==> flow/design.v <==
`timescale 1ns/10ps
module  ATCONV(
	input		clk,
	input		reset,
	output 	    busy,	
	input		ready,	
	output reg	[11:0]	iaddr,
	input signed [12:0]	idata,
	output	reg 	cwr,
	output  reg	[11:0]	caddr_wr,
	output reg 	[12:0] 	cdata_wr,
	output	reg 	crd,
	output reg	[11:0] 	caddr_rd,
	input 	[12:0] 	cdata_rd,
	output reg 	csel
	);
	reg [2:0] cur_state, next_state;
	localparam IDLE = 3'd0;
	localparam READ_IMAGE = 3'd1;
	localparam WRITE_MEM0 = 3'd2;
	localparam READ_MEM0 = 3'd3;
	localparam WRITE_MEM1 = 3'd4;
	localparam FINISH = 3'd5;
	reg [5:0] col, row;
	reg [4:0] tempX_L0, tempY_L0;
	reg [3:0] cnt;
	wire [3:0] is_pad;
	assign is_pad[0] = (col < 6'd2);
	assign is_pad[1] = (col > 6'd61);
	assign is_pad[2] = (row < 6'd2);
	assign is_pad[3] = (row > 6'd61);
	assign busy = !(cur_state == FINISH || cur_state == IDLE);
    reg signed [12:0] kernal;
	reg signed [29:0] conv_sum;
	reg [12:0] max;
	always @(posedge clk or posedge reset) begin
		if(reset) cur_state <= IDLE; 
		else cur_state <= next_state;
	end
	always @(*) begin
		case(cur_state)
			IDLE: begin
				if(ready == 1'b1) next_state = READ_IMAGE;
				else next_state = IDLE;
			end
			READ_IMAGE: begin
				if(cnt == 4'd11) next_state = WRITE_MEM0;
				else next_state = READ_IMAGE;
			end
			WRITE_MEM0: begin
				if(row == 6'd63 && col == 6'd63) next_state = READ_MEM0;
				else next_state = READ_IMAGE;
			end
			READ_MEM0: begin
				if(cnt == 4'd5) next_state = WRITE_MEM1;
				else next_state = READ_MEM0;
			end
			WRITE_MEM1: begin
				if(row == 6'd62 && col == 6'd62) next_state = FINISH;
				else next_state = READ_MEM0;
			end
			FINISH: begin
				next_state = IDLE;
			end
			default: begin
				next_state = IDLE;
			end
		endcase
	end
	always @(posedge clk or posedge reset) begin
		if(reset) begin
			col <= 6'd0;
			row <= 6'd0;
			cnt <= 4'd0;
			tempX_L0 <= 5'd0;
			tempY_L0 <= 5'd0;
			csel <= 1'b0;
			cwr <= 1'b0;
			crd <= 1'b0;
			max <= 13'd0;
			iaddr <= 12'd0;
			caddr_rd <= 12'd0;
			caddr_wr <= 12'd0;
			cdata_wr <= 13'd0;
		end
		else begin
			case(cur_state)
				READ_IMAGE: begin
					case(cnt)
						4'd0: begin   
							case({is_pad[2], is_pad[0]})
								2'b00: iaddr <= {row-6'd2, col-6'd2};
								2'b01: iaddr <= {row-6'd2, 6'd0};
								2'b10: iaddr <= {6'd0, col-6'd2};
								2'b11: iaddr <= {6'd0, 6'd0};
						    endcase
							conv_sum <= 30'd0;
						end
						4'd1: begin   
							if(is_pad[2] == 1'b1) iaddr <= {6'd0, col};
							else iaddr <= {row-6'd2, col};
							conv_sum <= $signed(idata) * kernal;
						end
						4'd2: begin   
							case({is_pad[2], is_pad[1]})
								2'b00: iaddr <= {row-6'd2, col+6'd2};
								2'b01: iaddr <= {row-6'd2, 6'd63};
								2'b10: iaddr <= {6'd0, col+6'd2};
								2'b11: iaddr <= {6'd0, 6'd63};
							endcase
							conv_sum <= conv_sum + $signed(idata) * kernal;
						end
						4'd3: begin   
							if(is_pad[0] == 1'b1) iaddr <= {row, 6'd0};
							else iaddr <= {row, col-6'd2};
							conv_sum <= conv_sum + $signed(idata) * kernal;
						end
						4'd4: begin   
							iaddr <= {row, col};
							conv_sum <= conv_sum + $signed(idata) * kernal;
						end
						4'd5: begin   
							if(is_pad[1] == 1'b1) iaddr <= {row, 6'd63};
							else iaddr <= {row, col+6'd2};
							conv_sum <= conv_sum + $signed(idata) * kernal;
						end
						4'd6: begin   
							case({is_pad[3], is_pad[0]})
								2'b00: iaddr <= {row+6'd2, col-6'd2};
								2'b01: iaddr <= {row+6'd2, 6'd0};
								2'b10: iaddr <= {6'd63, col-6'd2};
								2'b11: iaddr <= {6'd63, 6'd0};
							endcase
							conv_sum <= conv_sum + $signed(idata) * kernal;
						end
						4'd7: begin   
							if(is_pad[3] == 1'b1) iaddr <= {6'd63, col};
							else iaddr <= {row+6'd2, col};
							conv_sum <= conv_sum + $signed(idata) * kernal;
						end
						4'd8: begin   
							case({is_pad[3], is_pad[1]})
								2'b00: iaddr <= {row+6'd2, col+6'd2};
								2'b01: iaddr <= {row+6'd2, 6'd63};
								2'b10: iaddr <= {6'd63, col+6'd2};
								2'b11: iaddr <= {6'd63, 6'd63};
							endcase
							conv_sum <= conv_sum + $signed(idata) * kernal;
						end
						4'd9: begin
							conv_sum <= conv_sum + $signed(idata) * kernal;
						end
						4'd10: begin
							conv_sum <= conv_sum + $signed(13'h1FF4);
						end
						4'd11: begin
							caddr_wr <= {row, col};
							cdata_wr <= (conv_sum[16] || conv_sum[16:4] <= 13'd11)? 13'd0 : conv_sum[16:4]-13'd11;
						end
					endcase
					if(cnt == 11) begin
						cnt <= 4'd0;
						cwr <= 1'b1;
						csel <= 1'b0;
					end
					else 
						cnt <= cnt + 4'd1;
				end
				WRITE_MEM0: begin
					cwr <= 1'b0;
					if(col == 6'd63) begin
						col <= 6'd0;
						row <= row + 6'd1;
					end
					else 
						col <= col + 6'd1;
					if(row == 6'd63 && col == 6'd63) begin
						row <= 6'd0;
						col <= 6'd0;
						cwr <= 1'b0;
						crd <= 1'b1;
						csel <= 1'b0;
					end
				end
				READ_MEM0: begin
					case(cnt)
						4'd0: begin
							caddr_rd <= {row, col};
							max <= 13'd0;
						end
						4'd1: begin
							caddr_rd <= {row, col+6'd1};
							max <= cdata_rd;
						end
						4'd2: begin
							caddr_rd <= {row+6'd1, col};
							max <= (max > cdata_rd)? max : cdata_rd; 
						end
						4'd3: begin
							caddr_rd <= {row+6'd1, col+6'd1};
							max <= (max > cdata_rd)? max : cdata_rd; 
						end
						4'd4: begin
							max <= (max > cdata_rd)? max : cdata_rd;
						end
						4'd5: begin 
							caddr_wr <= {tempY_L0, tempX_L0};
							if(max != 13'd0) begin
								if(max[3:0] != 13'd0) cdata_wr <= (max[12:4] + 1) << 4;
								else cdata_wr <= max[12:4] << 4;
							end
							else 
								cdata_wr <= 13'd0;
						end
					endcase
					if(cnt == 4'd5) begin
						cnt <= 4'd0;
						cwr <= 1'b1;
						crd <= 1'b0;
						csel <= 1'b1;
					end
					else 
						cnt <= cnt + 4'd1;
				end
				WRITE_MEM1: begin
					if(tempX_L0 == 5'd31) begin
						tempY_L0 <= tempY_L0 + 5'd1;
						tempX_L0 <= 5'd0;
					end
					else 
						tempX_L0 <= tempX_L0 + 5'd1;
					if(col == 6'd62) begin
						col <= 6'd0;
						row <= row + 6'd2;
					end
					else
						col <= col + 6'd2;
					if(row == 6'd62 && col == 6'd62) begin
						cwr <= 1'b0;
						crd <= 1'b0;
						csel <= 1'b0;
					end
					else begin
						cwr <= 1'b0;
						crd <= 1'b1;
						csel <= 1'b0;
					end
				end
				FINISH: begin
					row <= 6'd0;
					col <= 6'd0;
					tempX_L0 <= 5'd0;
					tempY_L0 <= 5'd0;
				end
			endcase
		end
	end
	always @(*) begin
		case(cnt)
			4'd1: kernal = 13'h1FFF;
			4'd2: kernal = 13'h1FFE;
			4'd3: kernal = 13'h1FFF;
			4'd4: kernal = 13'h1FFC;
			4'd5: kernal = 13'h0010;
			4'd6: kernal = 13'h1FFC;
			4'd7: kernal = 13'h1FFF;
			4'd8: kernal = 13'h1FFE;
			4'd9: kernal = 13'h1FFF;
			default: kernal = 13'h0;
		endcase
	end
endmodule
Settings: LEC_CHECK=0, ABC_AREA=1, CAP_MARGIN=20, CELL_PAD_IN_SITES_GLOBAL_PLACEMENT=1, CORE_MARGIN=9, CORE_UTILIZATION=32, CTS_CLUSTER_DIAMETER=387, CTS_CLUSTER_SIZE=99, PLACE_DENSITY_LB_ADDON=0.07, SLEW_MARGIN=15; clock period 6.36 ns.
run.sh (not shown) runs the stock make flow with config.mk's settings and CLKGATE_MAP_FILE=.
The first run produced a layout that fails on setup timing.
==> next run, changes <==
==> flow/config.mk (replaced) <==
export PLATFORM = sky130hd
export DESIGN_NAME = ATCONV
export DESIGN_NICKNAME = ATCONV
export VERILOG_FILES = /design/flow/design.v
export SDC_FILE = /design/flow/constraint.sdc
export NUM_CORES = 4
export LEC_CHECK = 0
export CAP_MARGIN = 10
export CELL_PAD_IN_SITES_DETAIL_PLACEMENT = 2
export CELL_PAD_IN_SITES_GLOBAL_PLACEMENT = 1
export CORE_ASPECT_RATIO = 1.46
export CORE_MARGIN = 5
export CORE_UTILIZATION = 32
export CTS_CLUSTER_DIAMETER = 333
export GPL_TIMING_DRIVEN = 0
export PLACE_DENSITY = 0.7
export SETUP_SLACK_MARGIN = 1.12
export SLEW_MARGIN = 40
Effect: The new run reached the layout checks and failed them: setup timing; hold slack stays flat; global-route usage is higher by 7.1 points; synthesized area barely changes; worst setup slack loses 0.67 ns; cell area is lower by 7.5%; clock-buffer cell count is higher by 8.
==> next run, changes <==
==> flow/config.mk (replaced) <==
export PLATFORM = sky130hd
export DESIGN_NAME = ATCONV
export DESIGN_NICKNAME = ATCONV
export VERILOG_FILES = /design/flow/design.v
export SDC_FILE = /design/flow/constraint.sdc
export NUM_CORES = 4
export LEC_CHECK = 0
export CAP_MARGIN = 20
export CELL_PAD_IN_SITES_GLOBAL_PLACEMENT = 0
export CORE_MARGIN = 2
export CORE_UTILIZATION = 64
export CTS_CLUSTER_DIAMETER = 75
export PLACE_DENSITY = 0.7
export SLEW_MARGIN = 15
Effect: The changed run produced a layout that fails on setup timing; global-route usage rises by 8.7 points; routed wire length falls by about 40%; worst hold slack barely changes; core utilization rises by 41 points.
==> next run, changes <==
==> flow/config.mk (replaced) <==
export PLATFORM = sky130hd
export DESIGN_NAME = ATCONV
export DESIGN_NICKNAME = ATCONV
export VERILOG_FILES = /design/flow/design.v
export SDC_FILE = /design/flow/constraint.sdc
export NUM_CORES = 4
export LEC_CHECK = 0
export ABC_AREA = 1
export CAP_MARGIN = 20
export CELL_PAD_IN_SITES_GLOBAL_PLACEMENT = 1
export CORE_MARGIN = 9
export CORE_UTILIZATION = 32
export CTS_CLUSTER_DIAMETER = 94
export PLACE_DENSITY = 0.95
export SLEW_MARGIN = 15
The new run completed, yet does not pass: setup timing.
Hold slack improved by 0.014 ns.
Clock skew grows by 0.0092 ns.
Setup slack is worse by 0.017 ns.
First-iteration DRC count is higher by 4.9%.
Cell area is higher by 7.2%.
Utilization went down by 38 points.
Maximum frequency stays flat.
==> next run, changes <==
==> flow/config.mk (replaced) <==
export PLATFORM = sky130hd
export DESIGN_NAME = ATCONV
export DESIGN_NICKNAME = ATCONV
export VERILOG_FILES = /design/flow/design.v
export SDC_FILE = /design/flow/constraint.sdc
export NUM_CORES = 4
export LEC_CHECK = 0
export CAP_MARGIN = 20
export CELL_PAD_IN_SITES_GLOBAL_PLACEMENT = 0
export CORE_MARGIN = 2
export CORE_UTILIZATION = 72
export CTS_CLUSTER_DIAMETER = 75
export PLACE_DENSITY_LB_ADDON = 0.01
export SETUP_SLACK_MARGIN = 1.89
export SLEW_MARGIN = 15
Effect: Now the flow aborted during global routing (GRT-0232); die area drops by 60%; synthesized cell count drops by 15%; area after synthesis stays flat.

---

north:
// ATCONV: RTL as listed in full above, without the edits since
clock: 7.04 ns
lec_check: 0
cap_margin: 20
core_margin: 2
core_utilization: 70
cts_cluster_size: 36
slew_margin: 20
No crash in north: every stage finished, but the layout fails its final checks due to setup timing.
#### Input delta (south over north)
# north
export LEC_CHECK = 0
export CAP_MARGIN = 20
export CORE_MARGIN = 2
export CORE_UTILIZATION = 70
export CTS_CLUSTER_SIZE = 36
export SLEW_MARGIN = 20
create_clock -name core_clock -period 7.04 [get_ports {clk}]
# south
export LEC_CHECK = 0
export CAP_MARGIN = 20
export CORE_MARGIN = 2
export CORE_UTILIZATION = 60
export SLEW_MARGIN = 20
create_clock -name core_clock -period 5.15 [get_ports {clk}]
### Flow results
What the final checks of south revealed, after a flow that finished every stage, was a layout that fails on setup timing.
Summary of south over north: final area shows an increase of 420 um^2, layout clock buffer count shows a reduction of 6, remaining max-slew budget at the tightest pin shows an increase of 5.5 points.
Here is what was changed in the inputs of east compared with south.
# south
export LEC_CHECK = 0
export CAP_MARGIN = 20
export CORE_MARGIN = 2
export CORE_UTILIZATION = 60
export SLEW_MARGIN = 20
create_clock -name core_clock -period 5.15 [get_ports {clk}]
# east
export LEC_CHECK = 0
export CAP_MARGIN = 20
export CORE_MARGIN = 2
export CORE_UTILIZATION = 70
export CTS_CLUSTER_SIZE = 36
export SETUP_SLACK_MARGIN = 1.45
export SLEW_MARGIN = 20
create_clock -name core_clock -period 4.88 [get_ports {clk}]
Findings:
- For east, the flow was terminated by a tool error in global routing (5_1_grt) and produced no final design.
- Cell row count in east is about 6% below south.
- Die boundary width (lower): east
- Comparing south with east, the synthesized chip area reported by yosys came out essentially unchanged.
- south → east: number of gates given a new drive strength after cts shows an increase of 26, die outline area dropped 14%, number of cells in the design after placement down 2.1%.

---

Starts from the design.v that is shown in full above.
clock: 14.9 ns
lec_check: 0
abc_area: 1
cap_margin: 20
cell_pad_in_sites_detail_placement: 2
core_aspect_ratio: 1.72
core_margin: 2
core_utilization: 40
cts_cluster_diameter: 191
cts_cluster_size: 58
gpl_routability_driven: 0
gpl_timing_driven: 0
hold_slack_margin: 0.09
slew_margin: 20
Change:
Settings changed: ABC_AREA 1 to not set, CELL_PAD_IN_SITES_DETAIL_PLACEMENT 2 to not set, CORE_ASPECT_RATIO 1.72 to not set, CORE_UTILIZATION 40 to 72, CTS_CLUSTER_DIAMETER 191 to not set, CTS_CLUSTER_SIZE 58 to not set, GPL_ROUTABILITY_DRIVEN 0 to not set, GPL_TIMING_DRIVEN 0 to not set, HOLD_SLACK_MARGIN 0.09 to not set, PLACE_DENSITY set to 0.42.
Clock period 14.9 ns to 4.0 ns, I/O delays scaled along.
Outcome:
- Now the flow stopped in 5_1_grt (GRT-0232)
- area after synthesis stays flat
- die size fell by 44%
- synthesized cell count fell by 15%
Change:
Settings changed: PLACE_DENSITY 0.42 to not set, PLACE_DENSITY_LB_ADDON set to 0.26.
Clock period 4.0 ns to 7.2 ns, I/O delays scaled along.
Outcome: The new run aborted during 5_1_grt (GRT-0232). Synthesized cell count does not change. Die area is unchanged. Area after synthesis is unchanged.
Change:
Settings changed: CORE_UTILIZATION 72 to 40, PLACE_DENSITY_LB_ADDON 0.26 to not set.
Clock period 7.2 ns to 10.0 ns, I/O delays scaled along.
The changed run produced a clean layout.
Synthesized cell count does not change.
Area after synthesis does not change.
Die area is higher by 77%.

---

Starts from the design.v that is shown in full above.
clock: 7.01 ns
lec_check: 0
cap_margin: 20
core_margin: 2
core_utilization: 72
cts_cluster_size: 60
place_density_lb_addon: 0.26
slew_margin: 20
The starting point ran to the end with violations: setup timing.
Then changed:
ABC_AREA = 1   (was default)
CORE_UTILIZATION = 22   (was 72)
CTS_CLUSTER_SIZE = default   (was 60)
PLACE_DENSITY_LB_ADDON = default   (was 0.26)
clock period = 10.0 ns   (was 7.01 ns; I/O delays follow)
Result: Now the flow completed with no timing, DRC or antenna violations; final area shrinks by a few percent; worst hold slack improved by 0.0087 ns; wire length shrinks by a quarter to a third; synthesized cell count grows by about a fifth; register-to-register slack improved by 3.5 ns; count of clock-buffer cells in the layout grows by 2; non-clock buffer count shrinks by 143; worst setup slack improved by 2.7 ns; sequential share of layout area grows by 1.4 points.
Then changed:
ABC_AREA = default   (was 1)
CAP_MARGIN = 15   (was 20)
CORE_ASPECT_RATIO = 1.31   (was default)
CORE_UTILIZATION = 38   (was 22)
CTS_CLUSTER_DIAMETER = 386   (was default)
CTS_CLUSTER_SIZE = 99   (was default)
PLACE_DENSITY = 0.7   (was default)
SETUP_SLACK_MARGIN = -0.47   (was default)
SLEW_MARGIN = 0   (was 20)
TNS_END_PERCENT = 15   (was default)
Outcome: Register-to-register slack got worse by 0.26 ns. Setup slack improves by 0.13 ns. Global-route usage came out higher by 7.0 points.
Then changed:
CAP_MARGIN = 20   (was 15)
CORE_ASPECT_RATIO = default   (was 1.31)
CORE_UTILIZATION = 64   (was 38)
CTS_CLUSTER_DIAMETER = default   (was 386)
CTS_CLUSTER_SIZE = default   (was 99)
PLACE_DENSITY = 0.43   (was 0.7)
SETUP_SLACK_MARGIN = default   (was -0.47)
SLEW_MARGIN = 20   (was 0)
TNS_END_PERCENT = default   (was 15)
clock period = 7.21 ns   (was 10.0 ns; I/O delays follow)
What happened: Register-to-register slack degrades by 1.6 ns. Wire length grows by 12%. Via count grows by 8.5%. Clock-buffer cell count grows by 5. Sequential share of layout area shrinks by 2.1 points. Design area grows by 10%.
Then changed:
CORE_UTILIZATION = 50   (was 64)
PLACE_DENSITY = default   (was 0.43)
SETUP_SLACK_MARGIN = -0.61   (was default)
TNS_END_PERCENT = 5   (was default)
clock period = 8.68 ns   (was 7.21 ns; I/O delays follow)
Result: Utilization came out lower by 24 points. Critical path depth came out higher by 2. Setup slack gets better by 0.41 ns. Wire length came out lower by 9.5%.
Then changed:
CORE_UTILIZATION = 53   (was 50)
MAX_ROUTING_LAYER = met4   (was default)
SETUP_SLACK_MARGIN = 1.63   (was -0.61)
After rerunning:
- area after synthesis stays the same
- synthesized cell count does not change
- die area is lower by 5.5%
